Setup of run 1:
## processing_fsm
module processing_fsm(clock, reset, start_signal, size, done, 
                            buf_0_write_en, buf_1_write_en, error_buf_write_en,
                            buf_0_w_data, buf_1_w_data, error_mem_w_data,
                            buf_0_r_data, buf_1_r_data, error_mem_r_data,
                            buf_0_addr, buf_1_addr, error_mem_addr, buf_sel);
Settings: LEC_CHECK=0, ABC_AREA=0, CAP_MARGIN=10, CELL_PAD_IN_SITES_DETAIL_PLACEMENT=1, CORE_ASPECT_RATIO=0.54, CORE_MARGIN=8, CORE_UTILIZATION=47, CTS_CLUSTER_DIAMETER=35, CTS_CLUSTER_SIZE=68, GPL_ROUTABILITY_DRIVEN=1, HOLD_SLACK_MARGIN=0.04, MAX_ROUTING_LAYER=met4, MIN_ROUTING_LAYER=met2, PLACE_DENSITY=0.57, SLEW_MARGIN=20, TNS_END_PERCENT=80; clock period 7.0 ns.
run.sh (not shown) runs the stock make flow with config.mk's settings and CLKGATE_MAP_FILE=.
The log for run 1 ends in global routing (5_1_grt) with error GRT-0116, so the run never completed.
The following lists how run 2 was set up differently from run 1:
==> flow/config.mk <==
export PLATFORM = sky130hd
export DESIGN_NAME = processing_fsm
export DESIGN_NICKNAME = processing_fsm
export VERILOG_FILES = /design/flow/design.v
export SDC_FILE = /design/flow/constraint.sdc
export NUM_CORES = 4
export LEC_CHECK = 0
export CAP_MARGIN = 20
export CORE_MARGIN = 2
export CORE_UTILIZATION = 40
export SLEW_MARGIN = 20
==> flow/constraint.sdc <==
create_clock -name core_clock -period 5.51 [get_ports {clock}]
set_input_delay 1.1020 -clock core_clock [delete_from_list [all_inputs] [get_ports {clock}]]
set_output_delay 1.1020 -clock core_clock [all_outputs]
set_load 0.01 [all_outputs]
==> results <==
- Comparing run 2 against run 1, there is no change at all in cell count listed in synth_stat.txt.
- Going from run 1 to run 2, die extent in x lower; final HPWL from detailed placement lower; number of H-tree levels lower; area of the core region higher.
- Post-place instance area: higher on run 2
- Relative to run 1, run 2 degrades die area.
- Run 2 finished every stage and its layout cleared the timing, DRC and antenna checks.
### run 2 -> run 3
==> flow/constraint.sdc <==
create_clock -name core_clock -period 7.0 [get_ports {clock}]
set_input_delay 1.4000 -clock core_clock [delete_from_list [all_inputs] [get_ports {clock}]]
set_output_delay 1.4000 -clock core_clock [all_outputs]
set_load 0.01 [all_outputs]
Findings:
- Diff run 3..run 2 | die size | unchanged
- Diff run 2 -> run 3: fmax has decreased, final critical-path share of the clock period moved down, cell count lost 0.79%.


Setup of rev 12:
Starting RTL as in the previous note.
clock: 7.0 ns
lec_check: 0
abc_area: 0
cap_margin: 40
cell_pad_in_sites_detail_placement: 1
core_aspect_ratio: 0.54
core_margin: 2
core_utilization: 47
cts_cluster_size: 89
gpl_routability_driven: 0
hold_slack_margin: 0.04
max_routing_layer: met4
slew_margin: 20
tns_end_percent: 80
> inputs changed (rev 12 -> rev 13)
==> flow/config.mk <==
export PLATFORM = sky130hd
export DESIGN_NAME = processing_fsm
export DESIGN_NICKNAME = processing_fsm
export VERILOG_FILES = /design/flow/design.v
export SDC_FILE = /design/flow/constraint.sdc
export NUM_CORES = 4
export LEC_CHECK = 0
export CAP_MARGIN = 20
export CORE_MARGIN = 2
export CORE_UTILIZATION = 65
export SLEW_MARGIN = 20
==> flow/constraint.sdc <==
create_clock -name core_clock -period 4.4 [get_ports {clock}]
set_input_delay 0.8800 -clock core_clock [delete_from_list [all_inputs] [get_ports {clock}]]
set_output_delay 0.8800 -clock core_clock [all_outputs]
set_load 0.01 [all_outputs]
Findings:
- As far as clock network latency to the later pin of the worst-skew pair is concerned, rev 12 and rev 13 perform about the same.
- A class of the tightest hold or removal check of in2async is what rev 13 shows, while reg2reg belongs to rev 12.
- Looking at total of cells resized after clock tree synthesis, rev 13 sits 35 above rev 12.
- Compared with rev 12, in rev 13 number of well taps moved down, utilization went up by 24 points.
- Status for rev 13 and rev 12: clean finish in rev 12 only
- Rev 13 finished all stages; layout check result: FAIL, due to setup timing.
